Setup of v23:
==> flow/design.v <==
module tpumac
    #(parameter BITS_AB=8,
    parameter BITS_C=16)
    (
    input clk, rst_n, WrEn, en,
    input signed [BITS_AB-1:0] Ain,
    input signed [BITS_AB-1:0] Bin,
    input signed [BITS_C-1:0] Cin,
    output reg signed [BITS_AB-1:0] Aout,
    output reg signed [BITS_AB-1:0] Bout,
    output reg signed [BITS_C-1:0] Cout
    );
    logic signed [BITS_C-1:0] AxB, CPAB;
    always_ff @(posedge clk, negedge rst_n) begin
        if (!rst_n) begin
            Aout <= 0;
            Bout <= 0;
        end else if (en) begin
            Aout <= Ain;
            Bout <= Bin;
        end
    end
    always_ff @(posedge clk, negedge rst_n) begin
        if (!rst_n) begin
            Cout <= 0;
        end else if (WrEn) begin
            Cout <= Cin;
        end else if (en) begin
            Cout <= CPAB;
        end 
    end
    always_comb begin
        AxB = Ain * Bin;
        CPAB = AxB + Cout;
    end
endmodule
module systolic_array
#(
parameter BITS = 8,
parameter DIM = 32
)
(
input clk,rst_n,en,
input [DIM-1:0][BITS-1:0] A,
input [DIM-1:0][BITS-1:0] B,
output [DIM-1:0][DIM-1:0][BITS*2-1:0] Cout
);
logic [DIM-1:0][DIM-1:0][BITS-1:0] MACAin, MACBin, MACAout, MACBout;
logic [DIM-1:0][DIM-1:0][BITS*2-1:0] MACCout;
assign Cout = MACCout;
genvar gi, gj;
generate
    for (gi = 0 ; gi < DIM ; gi++) begin : row
        for (gj = 0 ; gj < DIM ; gj++) begin : col
            tpumac #(.BITS_AB(BITS), .BITS_C(BITS*2)) iDUT (
                .clk(clk), .rst_n(rst_n), .WrEn(1'b0), .en(en),
                .Ain(MACAin[gi][gj]), .Bin(MACBin[gi][gj]), .Cin({(BITS*2){1'b0}}),
                .Aout(MACAout[gi][gj]), .Bout(MACBout[gi][gj]), .Cout(MACCout[gi][gj])
            );
        end
    end
endgenerate
always_comb begin : ABCManager
    for (int i = 0 ; i < DIM ; i++) begin
        MACAin[i][0] = A[i];
        MACBin[0][i] = B[i];
    end
    for (int i = 0 ; i < DIM ; i++) begin
        for (int j = 1 ; j < DIM ; j++) begin
            MACAin[i][j] = MACAout[i][j-1];
        end
    end
    for (int i = 1 ; i < DIM ; i++) begin
        for (int j = 0 ; j < DIM ; j++) begin
            MACBin[i][j] = MACBout[i-1][j]; 
        end
    end
end
endmodule
module layoutA
#(
    parameter BITS = 8,  
    parameter DIM = 32  
)
(
    input [DIM-1:0][DIM-1:0][BITS-1:0] INA,
    input [$clog2(DIM):0] m, n, 
    output logic [DIM-1:0][DIM*2-2:0][BITS-1:0] OUTA
);
always_comb begin : ConnectionsA
    for (int row = 0 ; row < DIM ; row++) begin
        for (int col = 0 ; col < DIM*2-1 ; col++) begin
            if (col >= DIM*2-1-n-row && col <= DIM*2-2-row && row < m) begin
                OUTA[row][col] = INA[row][DIM*2-2-col-row];
            end else begin
                OUTA[row][col] = 0;
            end
        end
    end
end
endmodule
module layoutB
#(
    parameter BITS = 8,  
    parameter DIM = 32  
)
(
    input [DIM-1:0][DIM-1:0][BITS-1:0] INB,
    input [$clog2(DIM):0] n, p, 
    output logic [DIM*2-2:0][DIM-1:0][BITS-1:0] OUTB
);
always_comb begin : ConnectionsB
    for (int row = 0 ; row < DIM ; row++) begin
        for (int col = 0 ; col < DIM*2-1 ; col++) begin
            if (col >= DIM*2-1-n-row && col <= DIM*2-2-row && row < p) begin
                OUTB[col][row] = INB[DIM*2-2-col-row][row];
            end else begin
                OUTB[col][row] = 0;
            end
        end
    end
end
endmodule
module MATMUL 
#(
    parameter BITS = 8,  
    parameter DIM = 32  
)
(
    input clk, rst_n, en,
    input [$clog2(DIM):0] m, n, p,
    input [DIM-1:0][DIM-1:0][BITS-1:0] matrixDataA,
    input [DIM-1:0][DIM-1:0][BITS-1:0] matrixDataB,
    output logic [DIM-1:0][DIM-1:0][BITS-1:0] dataOut,
    output logic done
);
logic [$clog2(DIM*4):0] count;
logic [DIM-1:0][BITS-1:0] Ain, Bin;
logic [DIM-1:0][DIM-1:0][BITS*2-1:0] Cout;
logic [DIM-1:0][DIM*2-2:0][BITS-1:0] OUTA;
logic [DIM*2-2:0][DIM-1:0][BITS-1:0] OUTB;
layoutA #(.BITS(BITS), .DIM(DIM))
LayoutADUT (.INA(matrixDataA),.m(m),.n(n),.OUTA(OUTA));
layoutB #(.BITS(BITS), .DIM(DIM))
LayoutBDUT (.INB(matrixDataB),.n(n),.p(p),.OUTB(OUTB));
systolic_array #(.BITS(BITS), .DIM(DIM))
SysArrayDUT (.clk(clk), .rst_n(rst_n), .en(en), .A(Ain), .B(Bin), .Cout(Cout));
always @(posedge clk, negedge rst_n) begin
    if (!rst_n) begin
        count <= 0;
    end else if (done) begin
        count <= 0;
    end else if (en == 1) begin
        count <= count + 1;
    end
end
always_comb begin : DataFeeder
    for (int i = 0 ; i < DIM ; i++) begin
        if (count <= DIM*2-2) begin
            Ain[i] = OUTA[i][DIM*2-2-count];
            Bin[i] = OUTB[DIM*2-2-count][i];
        end else begin
            Ain[i] = 0;
            Bin[i] = 0;
        end
    end
    for (int i = 0 ; i < DIM ; i++) begin
        for (int j = 0 ; j < DIM ; j++) begin
            dataOut[i][j] = Cout[i][j] >> BITS;  
        end
    end
end
always_comb begin : howdone
    done = count == m+n+p-2 ? 1 : 0;
end
endmodule
module matmul_top
#(
    parameter BITS = 8,
    parameter DIM = 4
)
(
    input clk, rst_n, en,
    input [$clog2(DIM):0] m, n, p,
    input [DIM*DIM*BITS-1:0] mat_a,
    input [DIM*DIM*BITS-1:0] mat_b,
    output [DIM*DIM*BITS-1:0] mat_c,
    output done
);
MATMUL #(.BITS(BITS), .DIM(DIM)) u_matmul (
    .clk(clk), .rst_n(rst_n), .en(en),
    .m(m), .n(n), .p(p),
    .matrixDataA(mat_a), .matrixDataB(mat_b),
    .dataOut(mat_c), .done(done)
);
endmodule
==> flow/config.mk <==
export PLATFORM = sky130hd
export DESIGN_NAME = matmul_top
export DESIGN_NICKNAME = matmul_top
export VERILOG_FILES = /design/flow/design.v
export SDC_FILE = /design/flow/constraint.sdc
export NUM_CORES = 4
export LEC_CHECK = 0
export CAP_MARGIN = 20
export CORE_MARGIN = 2
export CORE_UTILIZATION = 40
export PLACE_DENSITY = 0.6
export SLEW_MARGIN = 20
==> flow/constraint.sdc <==
create_clock -name core_clock -period 10.1 [get_ports {clk}]
set_input_delay 2.0200 -clock core_clock [delete_from_list [all_inputs] [get_ports {clk}]]
set_output_delay 2.0200 -clock core_clock [all_outputs]
set_load 0.01 [all_outputs]
run.sh (not shown) runs the stock make flow with config.mk's settings and CLKGATE_MAP_FILE=.
Here is what was changed in the inputs of v42 compared with v23.
# v23
export LEC_CHECK = 0
export CAP_MARGIN = 20
export CORE_MARGIN = 2
export CORE_UTILIZATION = 40
export PLACE_DENSITY = 0.6
export SLEW_MARGIN = 20
create_clock -name core_clock -period 10.1 [get_ports {clk}]
# v42
export LEC_CHECK = 0
export CAP_MARGIN = 20
export CORE_MARGIN = 2
export CORE_UTILIZATION = 70
export CTS_CLUSTER_SIZE = 36
export MAX_ROUTING_LAYER = met4
export SLEW_MARGIN = 20
create_clock -name core_clock -period 7.33 [get_ports {clk}]
Notes after the runs:
v42 never completed, since it errored out during global routing. v23: done, clean on timing, DRC and antenna. Between v23 and v42, the count of placed standard cells including taps is lower for v42. Comparing v23 against v42, there is no change at all in synthesized area divided by synthesized cell count. v23 → v42: area of the mapped netlist neither gained nor lost much, number of cells upsized or downsized after cts picked up an extra 430, count of unique library cells instantiated by Yosys neither gained nor lost much. Looking at v23 and v42, the complex-gate fraction of the synthesized area is a wash. Per the comparison of v42 with v23, number of placement rows lower; core box area lower; half-perimeter wire length after placement higher; total number of H-tree levels lower; overall die area lower.
Changes in v49 relative to v42:
# v42
export LEC_CHECK = 0
export CAP_MARGIN = 20
export CORE_MARGIN = 2
export CORE_UTILIZATION = 70
export CTS_CLUSTER_SIZE = 36
export MAX_ROUTING_LAYER = met4
export SLEW_MARGIN = 20
create_clock -name core_clock -period 7.33 [get_ports {clk}]
# v49
export LEC_CHECK = 0
export CAP_MARGIN = 20
export CORE_MARGIN = 2
export CORE_UTILIZATION = 22
export PLACE_DENSITY = 0.6
export SLEW_MARGIN = 20
create_clock -name core_clock -period 10.1 [get_ports {clk}]
Results
Diff v42 -> v49: clock sink count roughly the same, HPWL after detailed placement lower, number of gates given a new drive strength after cts lower, floorplan row count higher.
Looking at the reports, v49 completed the entire flow and the layout it produced met the timing, design-rule and antenna checks.
Compare v42 and v49 | die span in y lower: v42
Per the comparison of v49 with v42, cell count after placement now sits higher, die size increased by 210% relative to the old numbers.
Setup changes, v49 to v17
# v49
export LEC_CHECK = 0
export CAP_MARGIN = 20
export CORE_MARGIN = 2
export CORE_UTILIZATION = 22
export PLACE_DENSITY = 0.6
export SLEW_MARGIN = 20
create_clock -name core_clock -period 10.1 [get_ports {clk}]
# v17
export LEC_CHECK = 0
export CAP_MARGIN = 20
export CORE_ASPECT_RATIO = 0.5
export CORE_MARGIN = 2
export CORE_UTILIZATION = 72
export CTS_CLUSTER_DIAMETER = 363
export CTS_CLUSTER_SIZE = 95
export PLACE_DENSITY = 0.6
export SLEW_MARGIN = 20
create_clock -name core_clock -period 5.17 [get_ports {clk}]
==> comparison <==
- v17: it failed during global routing, and the tool reported GRT-0116.
- Quantity of gates resized following cts ends up lower on v49.
- Compared to v49, v17 has post-placement cell area about 4.3% higher.
- Core utilization at floorplan: v17 vs v49 up 50 points
- Going from v49 to v17, area of the core region shrinks by 0.23 mm^2.

* * *

Starts from the design.v that is shown in full above.
export LEC_CHECK = 0
export CAP_MARGIN = 20
export CORE_MARGIN = 2
export CORE_UTILIZATION = 68
export CTS_CLUSTER_SIZE = 36
export SLEW_MARGIN = 20
create_clock -name core_clock -period 7.12 [get_ports {clk}]
The first run stopped in global routing (5_1_grt).
Then changed:
--- a/flow/config.mk
+++ b/flow/config.mk
@@ -8,5 +8,6 @@
 export CAP_MARGIN = 20
 export CORE_MARGIN = 2
-export CORE_UTILIZATION = 68
+export CORE_UTILIZATION = 64
 export CTS_CLUSTER_SIZE = 36
+export MAX_ROUTING_LAYER = met4
 export SLEW_MARGIN = 20
==> flow/constraint.sdc (replaced) <==
create_clock -name core_clock -period 7.33 [get_ports {clk}]
set_input_delay 1.4660 -clock core_clock [delete_from_list [all_inputs] [get_ports {clk}]]
set_output_delay 1.4660 -clock core_clock [all_outputs]
set_load 0.01 [all_outputs]
The new run died in global routing (5_1_grt) on GRT-0116.
Die size went up by 6.2%.
Synthesized cell count stays the same.
Synthesized area stays the same.
Then changed:
--- a/flow/config.mk
+++ b/flow/config.mk
@@ -8,6 +8,6 @@
 export CAP_MARGIN = 20
 export CORE_MARGIN = 2
-export CORE_UTILIZATION = 64
-export CTS_CLUSTER_SIZE = 36
+export CORE_UTILIZATION = 63
 export MAX_ROUTING_LAYER = met4
+export SETUP_SLACK_MARGIN = 1.99
 export SLEW_MARGIN = 20
After rerunning: Now the flow finished but fails on negative setup slack. Synthesized cell count does not change. Area after synthesis stays the same. Die area goes up by about 1.6%.
Then changed:
--- a/flow/config.mk
+++ b/flow/config.mk
@@ -9,5 +9,5 @@
 export CORE_MARGIN = 2
 export CORE_UTILIZATION = 63
-export MAX_ROUTING_LAYER = met4
-export SETUP_SLACK_MARGIN = 1.99
+export PLACE_DENSITY = 0.6
+export SETUP_SLACK_MARGIN = 1.16
 export SLEW_MARGIN = 20
==> flow/constraint.sdc (replaced) <==
create_clock -name core_clock -period 8.37 [get_ports {clk}]
set_input_delay 1.6740 -clock core_clock [delete_from_list [all_inputs] [get_ports {clk}]]
set_output_delay 1.6740 -clock core_clock [all_outputs]
set_load 0.01 [all_outputs]
The new run completed without violations.
Critical path depth is lower by 2.
Via count is lower by about 6%.
Design area is lower by 2.2%.
Count of clock-buffer cells in the layout is lower by 2.
Worst hold slack is about the same.
Global-route usage is lower by 5.0 points.
Die area does not change.
Routed wire length is lower by about 11%.
Clock power is lower by about 18%.

* * *

Starts from the design.v that is shown in full above.
make LEC_CHECK=0 CAP_MARGIN=20 CORE_MARGIN=2 CORE_UTILIZATION=68 CTS_CLUSTER_DIAMETER=31 CTS_CLUSTER_SIZE=36 MAX_ROUTING_LAYER=met4 SETUP_SLACK_MARGIN=1.99 SLEW_MARGIN=20 finish   # period 7.33 ns
The first run did not get past 5_1_grt, error GRT-0116.
Then changed:
Settings changed: CORE_UTILIZATION 68 to 71, CTS_CLUSTER_DIAMETER 31 to unset, CTS_CLUSTER_SIZE 36 to 37, PLACE_DENSITY set to 0.6, SETUP_SLACK_MARGIN 1.99 to -0.55.
Clock period 7.33 ns to 6.84 ns, I/O delays scaled along.
The changed run did not get past 5_1_grt with GRT-0116.
Synthesized cell count stays the same.
Die area went down by 4.2%.
Area after synthesis stays the same.
Then changed:
Settings changed: CORE_UTILIZATION 71 to 72, CTS_CLUSTER_SIZE 37 to unset, MAX_ROUTING_LAYER met4 to unset, PLACE_DENSITY 0.6 to 0.8, SETUP_SLACK_MARGIN -0.55 to unset, TNS_END_PERCENT set to 5.
Clock period 6.84 ns to 8.86 ns, I/O delays scaled along.
What happened: The new run aborted during 5_1_grt; synthesized cell count is unchanged; die area goes down by about 1.4%; synthesized area stays the same.

* * *

RTL: the design.v shown in full above, as it stands there.
clock: 6.82 ns
lec_check: 0
abc_area: 0
cap_margin: 20
cell_pad_in_sites_detail_placement: 0
core_margin: 2
core_utilization: 65
gpl_routability_driven: 1
max_routing_layer: met4
setup_slack_margin: -0.11
slew_margin: 20
The starting point produced a layout that fails on negative setup slack.
Rerun with:
- ABC_AREA: 0 -> unset
- CELL_PAD_IN_SITES_DETAIL_PLACEMENT: 0 -> unset
- CORE_UTILIZATION: 65 -> 67
- CTS_CLUSTER_SIZE: unset -> 36
- GPL_ROUTABILITY_DRIVEN: 1 -> unset
- SETUP_SLACK_MARGIN: -0.11 -> unset
- clock period: 6.82 -> 7.33 ns (I/O delays scaled with it)
Result: With this change the flow never finished: it broke off in global routing (5_1_grt) on GRT-0116. Area after synthesis is unchanged. Die size went down by 3.0%. Synthesized cell count stays the same.
Rerun with:
- CORE_UTILIZATION: 67 -> 65
- CTS_CLUSTER_SIZE: 36 -> unset
- MAX_ROUTING_LAYER: met4 -> unset
- PLACE_DENSITY: unset -> 0.6
- SETUP_SLACK_MARGIN: unset -> -0.55
- clock period: 7.33 -> 6.84 ns (I/O delays scaled with it)
The new run finished with negative setup slack left.
Synthesized area does not change.
Synthesized cell count is unchanged.
Die size rose by 3.0%.
Rerun with:
- CORE_MARGIN: 2 -> 6
- CORE_UTILIZATION: 65 -> 17
- PLACE_DENSITY: 0.6 -> unset
- SETUP_SLACK_MARGIN: -0.55 -> unset
- clock period: 6.84 -> 11.0 ns (I/O delays scaled with it)
Outcome: With this change the flow finished with timing, DRC and antenna clean; final area is lower by 4.3%; hold slack is better by 0.020 ns; global-route usage is lower by 37 points; via count is lower by 16%; wire length is lower by 5.6%; clock skew is lower by 0.036 ns; count of clock-buffer cells in the layout is higher by 17; setup slack is better by 1.8 ns.
Rerun with:
- CORE_MARGIN: 6 -> 2
- CORE_UTILIZATION: 17 -> 71
- CTS_CLUSTER_SIZE: unset -> 35
- SETUP_SLACK_MARGIN: unset -> 2.61
- clock period: 11.0 -> 8.86 ns (I/O delays scaled with it)
Result: This time the run aborted during global routing (5_1_grt), error GRT-0116. Die area fell by 76%. Synthesized area is unchanged. Synthesized cell count does not change.

* * *

RTL: the design.v shown in full above, as it stands there.
==> flow/config.mk <==
export PLATFORM = sky130hd
export DESIGN_NAME = matmul_top
export DESIGN_NICKNAME = matmul_top
export VERILOG_FILES = /design/flow/design.v
export SDC_FILE = /design/flow/constraint.sdc
export NUM_CORES = 4
export LEC_CHECK = 0
export ABC_AREA = 0
export CAP_MARGIN = 20
export CELL_PAD_IN_SITES_DETAIL_PLACEMENT = 0
export CORE_MARGIN = 2
export CORE_UTILIZATION = 58
export GPL_ROUTABILITY_DRIVEN = 0
export SETUP_SLACK_MARGIN = -0.11
export SLEW_MARGIN = 20
==> flow/constraint.sdc <==
create_clock -name core_clock -period 6.82 [get_ports {clk}]
set_input_delay 1.3640 -clock core_clock [delete_from_list [all_inputs] [get_ports {clk}]]
set_output_delay 1.3640 -clock core_clock [all_outputs]
set_load 0.01 [all_outputs]
The starting point produced a layout that fails on setup timing.
Change:
- CORE_UTILIZATION: 58 -> 64
- GPL_ROUTABILITY_DRIVEN: 0 -> 1
- MAX_ROUTING_LAYER: default -> met4
Outcome: The new run stopped in global routing (5_1_grt); area after synthesis stays the same; die size drops by 9.3%; synthesized cell count is unchanged.
Change:
- ABC_AREA: 0 -> 1
- CORE_UTILIZATION: 64 -> 70
- CTS_CLUSTER_SIZE: default -> 61
- GPL_ROUTABILITY_DRIVEN: 1 -> 0
- HOLD_SLACK_MARGIN: default -> -0.08
- clock period: 6.82 -> 5.86 ns (I/O delays scaled with it)
What happened: This time the run completed and failed the layout checks on setup timing; die size fell by 9.7%; synthesized cell count goes up by 18%; area after synthesis drops by 1.3%.
No activity file was given, so power comes from the tool's default toggle rates.
